==> flow/design.v <==
module alu_top (
    input             clk,
    input      [15:0] a,
    input      [15:0] b,
    input      [2:0]  opcode,
    input             mode,
    output reg [15:0] result,
    output reg        za,
    output reg        zb,
    output reg        eq,
    output reg        gt,
    output reg        lt
);
    reg [15:0] a_q, b_q;
    reg [2:0]  opcode_q;
    reg        mode_q;
    wire [15:0] alu_out;
    wire        za_w, zb_w, eq_w, gt_w, lt_w;
    ALU u_alu (.a(a_q), .b(b_q), .opcode(opcode_q), .mode(mode_q),
               .outALU(alu_out), .za(za_w), .zb(zb_w), .eq(eq_w), .gt(gt_w), .lt(lt_w));
    always @(posedge clk) begin
        a_q      <= a;
        b_q      <= b;
        opcode_q <= opcode;
        mode_q   <= mode;
        result   <= alu_out;
        za       <= za_w;
        zb       <= zb_w;
        eq       <= eq_w;
        gt       <= gt_w;
        lt       <= lt_w;
    end
endmodule

module arith(a,b,opcode,outau);
input [15:0] a;
input [15:0] b;
input [2:0] opcode;
output [15:0] outau;
reg [15:0] outau;
always@(*)
begin
	case(opcode)
	3'b000: outau = a+b;
	3'b001: outau = a * b;
	3'b010: if (a > b) begin
		outau = a - b;
		end
		else begin
		outau = b - a;
		end
	3'b011: if (a > b) begin
		outau = (b == 16'h0000) ? 16'h0000 : a / b;
		end
		else begin
		outau = (a == 16'h0000) ? 16'h0000 : b / a;
		end
	default outau = 16'h0000;
	endcase
end
endmodule
module logic_unit(a,b,opcode,outlu,za,zb,eq,gt,lt);
input [15:0] a;
input [15:0] b;
input [2:0] opcode;
output [15:0] outlu;
output za, zb,eq,gt,lt;
reg [15:0] outlu;
reg za,zb,eq,gt,lt;
always@(*)
begin
	case(opcode)
	3'b000: outlu = (a & b);
	3'b001: outlu = (a | b);
	3'b010: outlu = (~(a | b));
	3'b011: outlu = (~(a & b));
	3'b100: outlu = (~ a);
	3'b101: outlu = (~ b);
	3'b110: outlu = (a ^ b);
	3'b111: outlu = (~(a ^ b));
	endcase
end
always@(*)
begin
	if( a == b) begin
	eq = 1;
	end
	else begin
	eq = 0;
	end
	if ( a > b) begin
	gt = 1;
	end
	else begin
	gt = 0;
	end
	if ( a < b) begin
	lt = 1;
	end
	else begin
	lt = 0;
	end
	if( a == 16'h0000) begin
	za = 1;
	end
	else begin
	za = 0;
	end
	if (b == 16'h0000) begin
	zb = 1;
	end
	else begin
	zb = 0;
	end
end
endmodule
module ALU( a, b, opcode, mode, outALU, za, zb, eq, gt, lt);
input [15:0] a;
input [15:0] b;
input [2:0] opcode;
input mode;
output [15:0] outALU;
output za, zb, eq, gt, lt;
reg [15:0] outALU;
reg za, zb, eq, gt, lt;
wire [15:0] outau;
wire [15:0] outlu;
wire tza, tzb, teq, tgt, tlt;
arith a1 (.a(a), .b(b), .opcode(opcode), .outau(outau));
logic_unit l1 (.a(a), .b(b), .opcode(opcode), .outlu(outlu), .za(tza), .zb(tzb), .eq(teq), .gt(tgt), .lt(tlt));
always@(*)
begin
	if(mode == 0) begin
	outALU = outau;
	end
	else if (mode == 1) begin
	outALU = outlu;
	end
	else begin
	outALU = 16'h0000;
	end
	za = tza;
	zb = tzb;
	eq = teq;
	gt = tgt;
	lt = tlt;
end
endmodule
Settings: LEC_CHECK=0, ABC_AREA=1, CAP_MARGIN=20, CORE_ASPECT_RATIO=0.5, CORE_MARGIN=2, CORE_UTILIZATION=59, CTS_CLUSTER_DIAMETER=281, CTS_CLUSTER_SIZE=98, HOLD_SLACK_MARGIN=-0.09, PLACE_DENSITY=0.35, SETUP_SLACK_MARGIN=5.0, SLEW_MARGIN=20, TNS_END_PERCENT=15; clock period 45.0 ns.
run.sh (not shown) runs the stock make flow with config.mk's settings and CLKGATE_MAP_FILE=.
The first run completed with no timing, DRC or antenna violations.
Change:
CORE_ASPECT_RATIO = unset   (was 0.5)
CORE_UTILIZATION = 26   (was 59)
CTS_CLUSTER_DIAMETER = 190   (was 281)
GPL_ROUTABILITY_DRIVEN = 0   (was unset)
HOLD_SLACK_MARGIN = unset   (was -0.09)
PLACE_DENSITY = unset   (was 0.35)
PLACE_DENSITY_LB_ADDON = 0.1   (was unset)
SETUP_SLACK_MARGIN = unset   (was 5.0)
TNS_END_PERCENT = 5   (was 15)
Effect:
- design area goes up by 3.4%
- global-route usage goes down by 16 points
- fmax goes down by 5.7%
- via count goes down by 1.8%
- hold slack improved by 70 ps
- die area goes up by 120%
- wire length goes up by 26%
Change:
CORE_ASPECT_RATIO = 0.5   (was unset)
CORE_UTILIZATION = 59   (was 26)
CTS_CLUSTER_DIAMETER = 281   (was 190)
GPL_ROUTABILITY_DRIVEN = unset   (was 0)
PLACE_DENSITY = 0.35   (was unset)
PLACE_DENSITY_LB_ADDON = unset   (was 0.1)
TNS_END_PERCENT = 15   (was 5)
The new run finished with timing, DRC and antenna clean; clock power shrinks by 6.2%; synthesized area is unchanged; non-clock buffer count shrinks by 10; core utilization grows by 35 points; register-to-register slack improves by 570 ps; cell area shrinks by 3.5%; sequential power grows by about 3%; combinational power shrinks by about 3%.
Change:
ABC_AREA = unset   (was 1)
CORE_ASPECT_RATIO = unset   (was 0.5)
CTS_CLUSTER_DIAMETER = unset   (was 281)
CTS_CLUSTER_SIZE = unset   (was 98)
PLACE_DENSITY = unset   (was 0.35)
TNS_END_PERCENT = unset   (was 15)
clock period = 29.4 ns   (was 45.0 ns; I/O delays follow)
=>
- The changed run finished clean
- combinational power rises by well over a third
- final area rises by about a fifth
- worst setup slack gets worse by 6500 ps
- via count rises by about a fifth
No activity file was given, so power comes from the tool's default toggle rates.
